==> run a <==
==> flow/design.v (excerpt) <==
module gca_dlnv(
    input [31:0]    coord0,
    input [31:0]    coord1,
    input           ld,
    input           step,
    input           CLK,
    output          FC,
    output [20:0]   ADDR
);
==> flow/config.mk <==
export PLATFORM = sky130hd
export DESIGN_NAME = gca_dlnv
export DESIGN_NICKNAME = gca_dlnv
export VERILOG_FILES = /design/flow/design.v
export SDC_FILE = /design/flow/constraint.sdc
export NUM_CORES = 4
export LEC_CHECK = 0
export ABC_AREA = 1
export CAP_MARGIN = 10
export CORE_MARGIN = 2
export CORE_UTILIZATION = 69
export CTS_CLUSTER_DIAMETER = 50
export CTS_CLUSTER_SIZE = 100
export GPL_ROUTABILITY_DRIVEN = 0
export GPL_TIMING_DRIVEN = 1
export MIN_ROUTING_LAYER = met1
export PLACE_DENSITY_LB_ADDON = 0.18
export SLEW_MARGIN = 30
export TNS_END_PERCENT = 5
==> flow/constraint.sdc <==
create_clock -name core_clock -period 4.19 [get_ports {CLK}]
set_input_delay 0.8380 -clock core_clock [delete_from_list [all_inputs] [get_ports {CLK}]]
set_output_delay 0.8380 -clock core_clock [all_outputs]
set_load 0.01 [all_outputs]
run.sh (not shown) runs the stock make flow with config.mk's settings and CLKGATE_MAP_FILE=.
==> run b (differences from run a) <==
ABC_AREA = not set   (was 1)
CAP_MARGIN = 20   (was 10)
CORE_UTILIZATION = 72   (was 69)
CTS_CLUSTER_DIAMETER = 41   (was 50)
CTS_CLUSTER_SIZE = not set   (was 100)
GPL_ROUTABILITY_DRIVEN = not set   (was 0)
GPL_TIMING_DRIVEN = not set   (was 1)
HOLD_SLACK_MARGIN = -0.1   (was not set)
MIN_ROUTING_LAYER = not set   (was met1)
PLACE_DENSITY_LB_ADDON = not set   (was 0.18)
SLEW_MARGIN = 20   (was 30)
TNS_END_PERCENT = 40   (was 5)
==> flow/constraint.sdc (replaced) <==
create_clock -name core_clock -period 3.78 [get_ports {CLK}]
set_input_delay 0.7560 -clock core_clock [delete_from_list [all_inputs] [get_ports {CLK}]]
set_output_delay 0.7560 -clock core_clock [all_outputs]
set_load 0.01 [all_outputs]
==> qor.yml <==
cp-start-kind: "register"
buffer_area_share_pct: 11.0
routed-wl-met3_um: 2100
num-nonclk-buffers: 154
dpl_cell_area_sq_um: 11600
num-multi-input-gates: 1022
grt_util_met3_pct: 8.52
comb_area_share_pct: 64.8
mux_area_share_pct: 4.21
violations: "setup timing"
layout_setup_ws_ns: -0.0703
placed_cells: 1539
status: "failed layout checks"
skew_ns: 0.00574
cp-end-kind: "register"
synthAoiAreaFrac_pct: 25.3
crit_cells: 17
post_cts_resized: 10
finalSetupViolCount: 1
yosys-top-cells-count: "ha_1 (158), inv_1 (102), a21oi_1 (95)"
the above is filed under run b

==> qor.yml <==
status: "complete, no violations"
finalSetupViolCount: 0
cp-end-kind: "output port"
grt_util_met3_pct: 11.5
mux_area_share_pct: 0.180
crit_cells: 12
synthAoiAreaFrac_pct: 17.0
post-route-period-util_pct: 91.0
num-multi-input-gates: 1337
num-nonclk-buffers: 86
tns_ns: 0
post_cts_resized: 1
buffer_area_share_pct: 6.66
comb_area_share_pct: 65.9
the above is filed under run a


* * *

==> v36: inputs <==
gca_dlnv again, from the RTL that the note above started with.
export LEC_CHECK = 0
export ABC_AREA = 0
export CAP_MARGIN = 5
export CELL_PAD_IN_SITES_DETAIL_PLACEMENT = 2
export CORE_MARGIN = 2
export CORE_UTILIZATION = 26
export PLACE_DENSITY_LB_ADDON = 0.11
export SETUP_SLACK_MARGIN = 1.51
export SLEW_MARGIN = 5
export TNS_END_PERCENT = 55
create_clock -name core_clock -period 7.39 [get_ports {CLK}]
==> inputs of v25, as changes to v36 <==
- ABC_AREA: 0 -> default
- CAP_MARGIN: 5 -> 20
- CELL_PAD_IN_SITES_DETAIL_PLACEMENT: 2 -> default
- CORE_UTILIZATION: 26 -> 39
- PLACE_DENSITY_LB_ADDON: 0.11 -> default
- SETUP_SLACK_MARGIN: 1.51 -> default
- SLEW_MARGIN: 5 -> 20
- TNS_END_PERCENT: 55 -> default
==> flow/constraint.sdc (replaced) <==
create_clock -name core_clock -period 4.56 [get_ports {CLK}]
set_input_delay 0.9120 -clock core_clock [delete_from_list [all_inputs] [get_ports {CLK}]]
set_output_delay 0.9120 -clock core_clock [all_outputs]
set_load 0.01 [all_outputs]
==> impl_metrics.toml <==
# yosys + openroad results
[global_routing]
grt_pass1_wl_mm = 57.3
antenna_found_initial = 1

[placed_design]
hpwlAfterDp_mm = 28.4

[layout]
nets = 1525
comb_share_pct = 66.0
postLayoutCellArea_sq_um = 11700

[floorplanning]
core_area_sq_um = 39500
fp_util_pct = 26.2
chip_area_sq_um = 41400
die_w_um = 204

[outcome]
outcome = "finished clean"

[drt]
wl_met1_mm = 17.1
first_iter_violations = 353

[worst_setup_path]
worstPathCellList = "clkdlybuf4s50_1 > ha_1 > nand3_1 > nor2_1 > nand2_1 > nor4_4 > a22oi_1 > nor2_1 > clkdlybuf4s50_1"
rrSetupSlack_ps = 2880
[end of results for v36]
==> impl_metrics.toml <==
# yosys + openroad results
[drt]
first_iter_violations = 544
wl_met1_mm = 13.6

[floorplanning]
die_w_um = 167
fp_util_pct = 39.7
core_area_sq_um = 26100

[layout]
postLayoutCellArea_sq_um = 11600
comb_share_pct = 66.1

[placed_design]
hpwlAfterDp_mm = 22.1

[worst_setup_path]
rrSetupSlack_ps = 370
worstPathCellList = "clkdlybuf4s50_1 > ha_1 > and3_1 > nand4_1 > nor3_1 > inv_1 > nand2_1 > a22oi_1 > nor2_1 > clkdlybuf4s50_1"

[global_routing]
grt_pass1_wl_mm = 44.9

[outcome]
outcome = "finished clean"
[end of results for v25]
